==> flow/design.v (excerpt) <==
module sorting_system(
    input wire clk,              
    input wire rst_n,            
    input wire btn_manual_1,     
    input wire btn_manual_2,     
    input wire sensor_out,
    output wire s0, s1,
    output wire s2, s3,
    output wire led_r, led_g, led_b,
    input wire ir_sensor,        
    output wire servo_pwm_1,     
    output wire servo_pwm_2,     
    output wire led_ir_status    
);
Size: roughly 3,000 cells after synthesis, ~380 flip-flops, roughly 22,000 µm² of cells after synthesis.
Settings: LEC_CHECK=0, ABC_AREA=1, CAP_MARGIN=0, CORE_MARGIN=2, CORE_UTILIZATION=72, CTS_CLUSTER_DIAMETER=101, GPL_ROUTABILITY_DRIVEN=0, SLEW_MARGIN=20; clock period 2.63 ns.
run.sh (not shown) runs the stock make flow with config.mk's settings and CLKGATE_MAP_FILE=.
The starting point completed, yet does not pass: setup timing.
Edit:
CAP_MARGIN = 20   (was 0)
CTS_CLUSTER_DIAMETER = 313   (was 101)
GPL_ROUTABILITY_DRIVEN = unset   (was 0)
HOLD_SLACK_MARGIN = 0.29   (was unset)
clock period = 2.79 ns   (was 2.63 ns; I/O delays follow)
Result: The changed run completed and failed the layout checks on setup timing. Total power is lower by 5.0%. Clock power shrinks by about 3%. Sequential share of layout area rose by 0.19 points.
Edit:
ABC_AREA = unset   (was 1)
CORE_UTILIZATION = 53   (was 72)
CTS_CLUSTER_DIAMETER = unset   (was 313)
HOLD_SLACK_MARGIN = unset   (was 0.29)
clock period = 4.43 ns   (was 2.79 ns; I/O delays follow)
Result:
- With this change the flow went through all stages and came out clean
- total power shrinks by well over a third
- worst hold slack gains 0.035 ns
- routed wire length came out lower by about a fifth
- worst setup slack gets better by 0.44 ns
- non-clock buffer count shrinks by 148
- fmax decreases by a quarter to a third
- first-iteration DRC count went down by well over a third
- via count falls by about a fifth

sorting_system again, from the RTL that the note above started with.
Settings: LEC_CHECK=0, CAP_MARGIN=15, CORE_ASPECT_RATIO=1.71, CORE_MARGIN=2, CORE_UTILIZATION=40, CTS_CLUSTER_DIAMETER=229, GPL_TIMING_DRIVEN=1, HOLD_SLACK_MARGIN=-0.07, MAX_ROUTING_LAYER=met4, MIN_ROUTING_LAYER=met2, PLACE_DENSITY_LB_ADDON=0.12, SLEW_MARGIN=40, TNS_END_PERCENT=75; clock period 8.0 ns.
The first run completed with no timing, DRC or antenna violations.
Change:
==> flow/config.mk (replaced) <==
export PLATFORM = sky130hd
export DESIGN_NAME = sorting_system
export DESIGN_NICKNAME = sorting_system
export VERILOG_FILES = /design/flow/design.v
export SDC_FILE = /design/flow/constraint.sdc
export NUM_CORES = 4
export LEC_CHECK = 0
export CAP_MARGIN = 20
export CORE_MARGIN = 2
export CORE_UTILIZATION = 40
export SLEW_MARGIN = 20
==> flow/constraint.sdc (replaced) <==
create_clock -name core_clock -period 4.43 [get_ports {clk}]
set_input_delay 0.8860 -clock core_clock [delete_from_list [all_inputs] [get_ports {clk}]]
set_output_delay 0.8860 -clock core_clock [all_outputs]
set_load 0.01 [all_outputs]
Via count falls by 29%.
Non-clock buffer count rises by 2.
Area after synthesis is unchanged.
Sequential power rises by 81%.
Core utilization rises by 0.12 points.
Routed wire length falls by 14%.
Critical path depth does not change.
Sequential share of layout area hardly moves.
Clock-buffer cell count rises by 5.
Worst setup slack loses 3.3 ns.
Combinational power rises by 63%.
Change:
--- a/flow/config.mk
+++ b/flow/config.mk
@@ -9,3 +9,3 @@
 export CORE_MARGIN = 2
-export CORE_UTILIZATION = 40
+export CORE_UTILIZATION = 70
 export SLEW_MARGIN = 20
==> flow/constraint.sdc (replaced) <==
create_clock -name core_clock -period 3.73 [get_ports {clk}]
set_input_delay 0.7460 -clock core_clock [delete_from_list [all_inputs] [get_ports {clk}]]
set_output_delay 0.7460 -clock core_clock [all_outputs]
set_load 0.01 [all_outputs]
Effect:
- Now the flow completed and failed the layout checks on setup timing
- cell area went up by a few percent
- cell count fell by a few percent
- wire length rises by a few percent

== run A ==
sorting_system again, from the RTL that the note above started with.
Settings: LEC_CHECK=0, ABC_AREA=1, CAP_MARGIN=20, CORE_ASPECT_RATIO=0.92, CORE_MARGIN=2, CORE_UTILIZATION=72, GPL_ROUTABILITY_DRIVEN=0, HOLD_SLACK_MARGIN=0.3, SLEW_MARGIN=20; clock period 2.46 ns.
Run A: all stages done; final checks FAILED (negative setup slack).
Here is what was changed in the inputs of run B compared with run A.
Settings: clearing CORE_ASPECT_RATIO, which used to be 0.92; putting CTS_CLUSTER_DIAMETER at 313 where nothing was set; putting PLACE_DENSITY_LB_ADDON at 0.01 where nothing was set; swapping 0.3 for 0.29 in HOLD_SLACK_MARGIN; swapping 2.46 for 2.65 in the clock period (ns, I/O delays scaled along).
## What came out
- Although run B finished all stages, its layout failed final checks on negative setup slack.
- Diff run A -> run B: worst slack at placement up 0.10 ns; share of total power in the clock network down 0.2 points; number of DRC markers after the initial detailed-route iteration up 20%; final instance area flat; via count up 517.
- The part of the total power dissipated in combinational logic number comes out higher for run B vs run A.
Input changes introduced in run C (baseline for comparison: run B):
Settings: removing GPL_ROUTABILITY_DRIVEN (formerly 0); removing ABC_AREA (formerly 1); removing CTS_CLUSTER_DIAMETER (formerly 313); changing CORE_UTILIZATION from 72 to 40; removing HOLD_SLACK_MARGIN (formerly 0.29); removing PLACE_DENSITY_LB_ADDON (formerly 0.01); changing the clock period (ns, I/O delays scaled along) from 2.65 to 8.0.
Results
Run C finished all stages; the layout is clean. The final report for run B shows a completed flow and a layout that fails verification, specifically negative setup slack. Looking only at maximum vdd drop, and setting everything else aside, the higher value of run B and run C goes to run B. Run C: fraction of met3 tracks used by global routing lower than run B. When the final numbers for run B and run C were put side by side, the final total negative setup slack turned out to be greater in run C. Lower source-to-sink clock delay at the later pin of the worst-skew pair goes to run B over run C. Run C vs run B on post-layout instance area: run C is the lower one. Number of standard cells after synthesis, run B and run C: larger value in run B. Maximum fanout encountered on the critical timing path, run B and run C, lower one = run B.
Inputs modified between run C and run D:
Settings: PLACE_DENSITY_LB_ADDON newly set to 0.12; CTS_CLUSTER_DIAMETER newly set to 229; HOLD_SLACK_MARGIN newly set to -0.07; GPL_TIMING_DRIVEN newly set to 0; TNS_END_PERCENT newly set to 75.
Results
Cmp run C and run D / global placement routability congestion / lower: run C
Comparing run C and run D, the higher measured slew at the worst slew-check pin is on run C.
Relative to run C, fraction of the cycle the final worst path needs has increased by 3.9 points in run D.
Run D vs run C: clock network fraction of total power down in run D
Relative to run C, core utilization of the finished layout has increased by 0.49 points in run D.
The higher first-pass GRT wire length of run C and run D is in run D.
Between run C and run D, the flow reports design area increasing slightly.

## v43
Starting RTL as in the previous note.
make LEC_CHECK=0 CAP_MARGIN=25 CELL_PAD_IN_SITES_DETAIL_PLACEMENT=1 CELL_PAD_IN_SITES_GLOBAL_PLACEMENT=0 CORE_ASPECT_RATIO=0.97 CORE_MARGIN=4 CORE_UTILIZATION=57 MAX_ROUTING_LAYER=met4 PLACE_DENSITY=0.81 SETUP_SLACK_MARGIN=0.52 SLEW_MARGIN=10 TNS_END_PERCENT=75 finish   # period 3.84 ns
No final results exist for v43, since it was stopped by error GRT-0232 during global routing (5_1_grt).
diff inputs: v43 => v42
# v43
export LEC_CHECK = 0
export CAP_MARGIN = 25
export CELL_PAD_IN_SITES_DETAIL_PLACEMENT = 1
export CELL_PAD_IN_SITES_GLOBAL_PLACEMENT = 0
export CORE_ASPECT_RATIO = 0.97
export CORE_MARGIN = 4
export CORE_UTILIZATION = 57
export MAX_ROUTING_LAYER = met4
export PLACE_DENSITY = 0.81
export SETUP_SLACK_MARGIN = 0.52
export SLEW_MARGIN = 10
export TNS_END_PERCENT = 75
create_clock -name core_clock -period 3.84 [get_ports {clk}]
# v42
export LEC_CHECK = 0
export CAP_MARGIN = 20
export CELL_PAD_IN_SITES_GLOBAL_PLACEMENT = 0
export CORE_ASPECT_RATIO = 0.5
export CORE_MARGIN = 2
export CORE_UTILIZATION = 70
export MAX_ROUTING_LAYER = met5
export PLACE_DENSITY = 0.81
export SETUP_SLACK_MARGIN = 0.88
export SLEW_MARGIN = 20
export TNS_END_PERCENT = 5
create_clock -name core_clock -period 3.06 [get_ports {clk}]
==> comparison <==
- v42: complete, dirty (negative setup slack)
- Number of levels the H-tree was split into came out exactly the same in v42 and v43.
- Changes observed in v42 relative to v43: post-placement cell count saw a decrease; share of async-settable or async-resettable flops after synthesis roughly the same.
diff inputs: v42 => v57
# v42
export LEC_CHECK = 0
export CAP_MARGIN = 20
export CELL_PAD_IN_SITES_GLOBAL_PLACEMENT = 0
export CORE_ASPECT_RATIO = 0.5
export CORE_MARGIN = 2
export CORE_UTILIZATION = 70
export MAX_ROUTING_LAYER = met5
export PLACE_DENSITY = 0.81
export SETUP_SLACK_MARGIN = 0.88
export SLEW_MARGIN = 20
export TNS_END_PERCENT = 5
create_clock -name core_clock -period 3.06 [get_ports {clk}]
# v57
export LEC_CHECK = 0
export ABC_AREA = 1
export CAP_MARGIN = 20
export CELL_PAD_IN_SITES_GLOBAL_PLACEMENT = 0
export CORE_ASPECT_RATIO = 0.97
export CORE_MARGIN = 2
export CORE_UTILIZATION = 72
export CTS_CLUSTER_SIZE = 90
export HOLD_SLACK_MARGIN = 0.28
export MAX_ROUTING_LAYER = met5
export SLEW_MARGIN = 20
export TNS_END_PERCENT = 75
create_clock -name core_clock -period 2.59 [get_ports {clk}]
### Flow results
v57: complete, dirty (negative setup slack)
When v57 is measured against v42, its upper clock frequency limit turns out 34% higher.
The lower time the final worst path needs with I/O delays and setup of v57 and v42 is in v57.
v57 — final cycle utilization of the critical path 16 points lower, v42 as reference
Looking at area of the synthesized netlist per yosys stat, v57 sits 2.7% higher than v42 does.
Compared with v42, in v57 share of total power in combinational logic saw an increase, worst endpoint data arrival time saw a decrease, share of synthesized area occupied by flip-flops and latches saw a decrease, total placed cells including tap cells saw an increase.
Setup changes, v57 to v1
# v57
export LEC_CHECK = 0
export ABC_AREA = 1
export CAP_MARGIN = 20
export CELL_PAD_IN_SITES_GLOBAL_PLACEMENT = 0
export CORE_ASPECT_RATIO = 0.97
export CORE_MARGIN = 2
export CORE_UTILIZATION = 72
export CTS_CLUSTER_SIZE = 90
export HOLD_SLACK_MARGIN = 0.28
export MAX_ROUTING_LAYER = met5
export SLEW_MARGIN = 20
export TNS_END_PERCENT = 75
create_clock -name core_clock -period 2.59 [get_ports {clk}]
# v1
export LEC_CHECK = 0
export ABC_AREA = 1
export CAP_MARGIN = 20
export CORE_MARGIN = 2
export CORE_UTILIZATION = 72
export CTS_CLUSTER_DIAMETER = 249
export PLACE_DENSITY = 0.4
export SLEW_MARGIN = 20
create_clock -name core_clock -period 5.26 [get_ports {clk}]
Notes after the runs:
Comparing v57 and v1, the one run not ending clean was v57.
Total instance count after detailed placement: v1 < v57
Going from v57 to v1, final critical delay including setup and external delays now larger; portion of total power attributed to the clock network now larger; post-synthesis to final-layout area growth moved down.
As of v1, maximum frequency had fallen by more than 10% compared to v57.
v1 ended up with a lower instance area at placement than v57 did.
Measured against v1, the overall power consumption of v57 comes out at 2.1 times the reference value.
Setup skew after layout essentially unchanged between v57 and v1.
Cell area down 1900 µm² in v1 wrt v57
diff inputs: v1 => v25
# v1
export LEC_CHECK = 0
export ABC_AREA = 1
export CAP_MARGIN = 20
export CORE_MARGIN = 2
export CORE_UTILIZATION = 72
export CTS_CLUSTER_DIAMETER = 249
export PLACE_DENSITY = 0.4
export SLEW_MARGIN = 20
create_clock -name core_clock -period 5.26 [get_ports {clk}]
# v25
export LEC_CHECK = 0
export CAP_MARGIN = 20
export CORE_MARGIN = 2
export CORE_UTILIZATION = 71
export SLEW_MARGIN = 20
create_clock -name core_clock -period 4.33 [get_ports {clk}]
--- outcome ---
When v25 is measured against v1, its sequential share of layout area turns out 0.85 points higher.
Against v1, net count of the finished layout in v25 fell by more than 10%.
v25: number of signal-net buffers in the layout 13 above v1
Sort v1 and v25 by core utilization at floorplan, descending, and v1 comes first.
Relative to v1, via count decreased by 7.8% in v25.
Edits applied to the flow inputs when going from v25 to v6:
# v25
export LEC_CHECK = 0
export CAP_MARGIN = 20
export CORE_MARGIN = 2
export CORE_UTILIZATION = 71
export SLEW_MARGIN = 20
create_clock -name core_clock -period 4.33 [get_ports {clk}]
# v6
export LEC_CHECK = 0
export CAP_MARGIN = 20
export CELL_PAD_IN_SITES_GLOBAL_PLACEMENT = 2
export CORE_MARGIN = 2
export CORE_UTILIZATION = 40
export CTS_CLUSTER_SIZE = 54
export SLEW_MARGIN = 20
create_clock -name core_clock -period 8.0 [get_ports {clk}]
Clock buffer count for v6 is higher than for v25.
Looking at wire length across both flows, v6 is the weaker of the two, with v25 ahead.
Summary of v6 over v25: met1 usage in global routing went down, post-route standard cell area excluding fillers went up, final setup violation count did not really move, area taken by flip-flops and latches did not really move.

sorting_system again, from the RTL that the note above started with.
Design sorting_system, start of the top module:
module sorting_system(
    input wire clk,              
    input wire rst_n,            
    input wire btn_manual_1,     
    input wire btn_manual_2,     
    input wire sensor_out,
    output wire s0, s1,
    output wire s2, s3,
    output wire led_r, led_g, led_b,
    input wire ir_sensor,        
    output wire servo_pwm_1,     
    output wire servo_pwm_2,     
    output wire led_ir_status    
);
Settings: LEC_CHECK=0, ABC_AREA=1, CAP_MARGIN=20, CELL_PAD_IN_SITES_GLOBAL_PLACEMENT=0, CORE_ASPECT_RATIO=0.91, CORE_MARGIN=2, CORE_UTILIZATION=72, CTS_CLUSTER_DIAMETER=58, HOLD_SLACK_MARGIN=-0.09, MAX_ROUTING_LAYER=met5, SETUP_SLACK_MARGIN=-0.15, SLEW_MARGIN=20, TNS_END_PERCENT=75; clock period 2.53 ns.
The first run ran to the end with violations: setup timing.
Then changed:
ABC_AREA = unset   (was 1)
CELL_PAD_IN_SITES_GLOBAL_PLACEMENT = unset   (was 0)
CORE_ASPECT_RATIO = unset   (was 0.91)
CTS_CLUSTER_DIAMETER = unset   (was 58)
HOLD_SLACK_MARGIN = unset   (was -0.09)
MAX_ROUTING_LAYER = unset   (was met5)
SETUP_SLACK_MARGIN = unset   (was -0.15)
TNS_END_PERCENT = unset   (was 75)
clock period = 4.06 ns   (was 2.53 ns; I/O delays follow)
After rerunning: The changed run reached the layout checks and failed them: setup timing. Clock power fell by 31%. Global-route usage shrinks by 3.5 points. First-iteration DRC count drops by 15%. Sequential power went down by 39%. Final area goes down by 7.0%. Routed wire length shrinks by 13%. Synthesized cell count went down by 14%.
Then changed:
ABC_AREA = 1   (was unset)
CTS_CLUSTER_SIZE = 99   (was unset)
TNS_END_PERCENT = 5   (was unset)
clock period = 2.46 ns   (was 4.06 ns; I/O delays follow)
Effect:
- The changed run finished but fails on setup timing
- global-route usage grows by 3.0 points
- sequential power grows by about 70%
- wire length goes up by about 13%
- critical path depth rises by 7
- synthesized area rose by 2.7%
- worst hold slack got worse by 93 ps

## job 5397
Starting RTL as in the previous note.
Settings: LEC_CHECK=0, ABC_AREA=1, CAP_MARGIN=20, CELL_PAD_IN_SITES_GLOBAL_PLACEMENT=0, CORE_ASPECT_RATIO=0.91, CORE_MARGIN=2, CORE_UTILIZATION=72, HOLD_SLACK_MARGIN=0.29, MAX_ROUTING_LAYER=met5, SETUP_SLACK_MARGIN=-0.15, SLEW_MARGIN=20, TNS_END_PERCENT=75; clock period 2.53 ns.
Layout checks on job 5397: not met. Flow itself completed; violations: negative setup slack.
Here is what was changed in the inputs of job 4447 compared with job 5397.
Settings: MAX_ROUTING_LAYER no longer set, was met5; TNS_END_PERCENT no longer set, was 75; SETUP_SLACK_MARGIN now 0.64, was -0.15; CELL_PAD_IN_SITES_GLOBAL_PLACEMENT no longer set, was 0; PLACE_DENSITY now 0.37, previously not set; CTS_CLUSTER_DIAMETER now 43, previously not set; CORE_ASPECT_RATIO no longer set, was 0.91; the clock period (ns, I/O delays scaled along) now 2.79, was 2.53.
Job 4447 vs. job 5397: die outline height went up by about 4.7%. Job 4447 vs job 5397: die outline width down by a few percent. From job 4447 to job 5397, register share after synthesis did not move at all. Job 4447 did not make it past global routing, where a tool error ended it. Looking at worst-case setup slack after placement across both flows, job 4447 is the stronger of the two, with job 5397 trailing. Job 4447 ended up with a lower post-detailed-placement cell area than job 5397 did. Min final weighted congestion in routability-driven placement across job 5397 and job 4447: job 4447. Status: count of pins on the block boundary parity (job 4447, job 5397). Job 5397 → job 4447: area of the synthesized netlist per yosys stat shows no meaningful change, post-cts sizing count shows an increase of 178. On job 4447: core utilization at floorplan is 0.17 points lower than what job 5397 gave.
The inputs of job 9994 differ from those of job 4447 as listed below.
Settings: clearing CTS_CLUSTER_DIAMETER, which used to be 43; clearing HOLD_SLACK_MARGIN, which used to be 0.29; clearing PLACE_DENSITY, which used to be 0.37; putting CTS_CLUSTER_SIZE at 100 where nothing was set; clearing SETUP_SLACK_MARGIN, which used to be 0.64; putting TNS_END_PERCENT at 5 where nothing was set; swapping 2.79 for 2.46 in the clock period (ns, I/O delays scaled along).
[summary]
- To summarise job 9994: no stage aborted, but the layout did not pass its checks, failing on negative setup slack.
- Number of cells after detailed placement (higher): job 9994
- [compare] base=job 4447 new=job 9994: total cells reported by yosys after synthesis essentially unchanged, number of setup buffers added after CTS down 91, estimated wirelength of the detail-placed design went up.
Setup changes, job 9994 to job 9273
Settings: GPL_ROUTABILITY_DRIVEN now 0, previously not set; CORE_ASPECT_RATIO now 0.92, previously not set; CTS_CLUSTER_SIZE no longer set, was 100; SETUP_SLACK_MARGIN now 0.21, previously not set; HOLD_SLACK_MARGIN now 0.3, previously not set; TNS_END_PERCENT no longer set, was 5.
## What came out
Completing all stages was not enough for job 9273: its layout failed the final checks because of negative setup slack.
Post-synthesis to final-layout area growth: lower on job 9994
The power density over the cells number comes out higher for job 9994 vs job 9273.
When the final numbers for job 9994 and job 9273 were put side by side, the total power after layout turned out to be greater in job 9273.
Re worst max-slew margin expressed relative to the limit: job 9273 is 11 points up on job 9994.
On total routed wirelength, the higher figure sits with job 9273, not job 9994.
Compared with job 9994, in job 9273 met1 usage rose by 4.6 points; first-iteration DRC count rose by 605; synthesized cell count stayed essentially flat; maximum cell stage delay along the critical path fell by 60 ps; vertical die dimension fell by about 4%.
Power figures rest on the tool's default switching activity, not on a simulated workload.
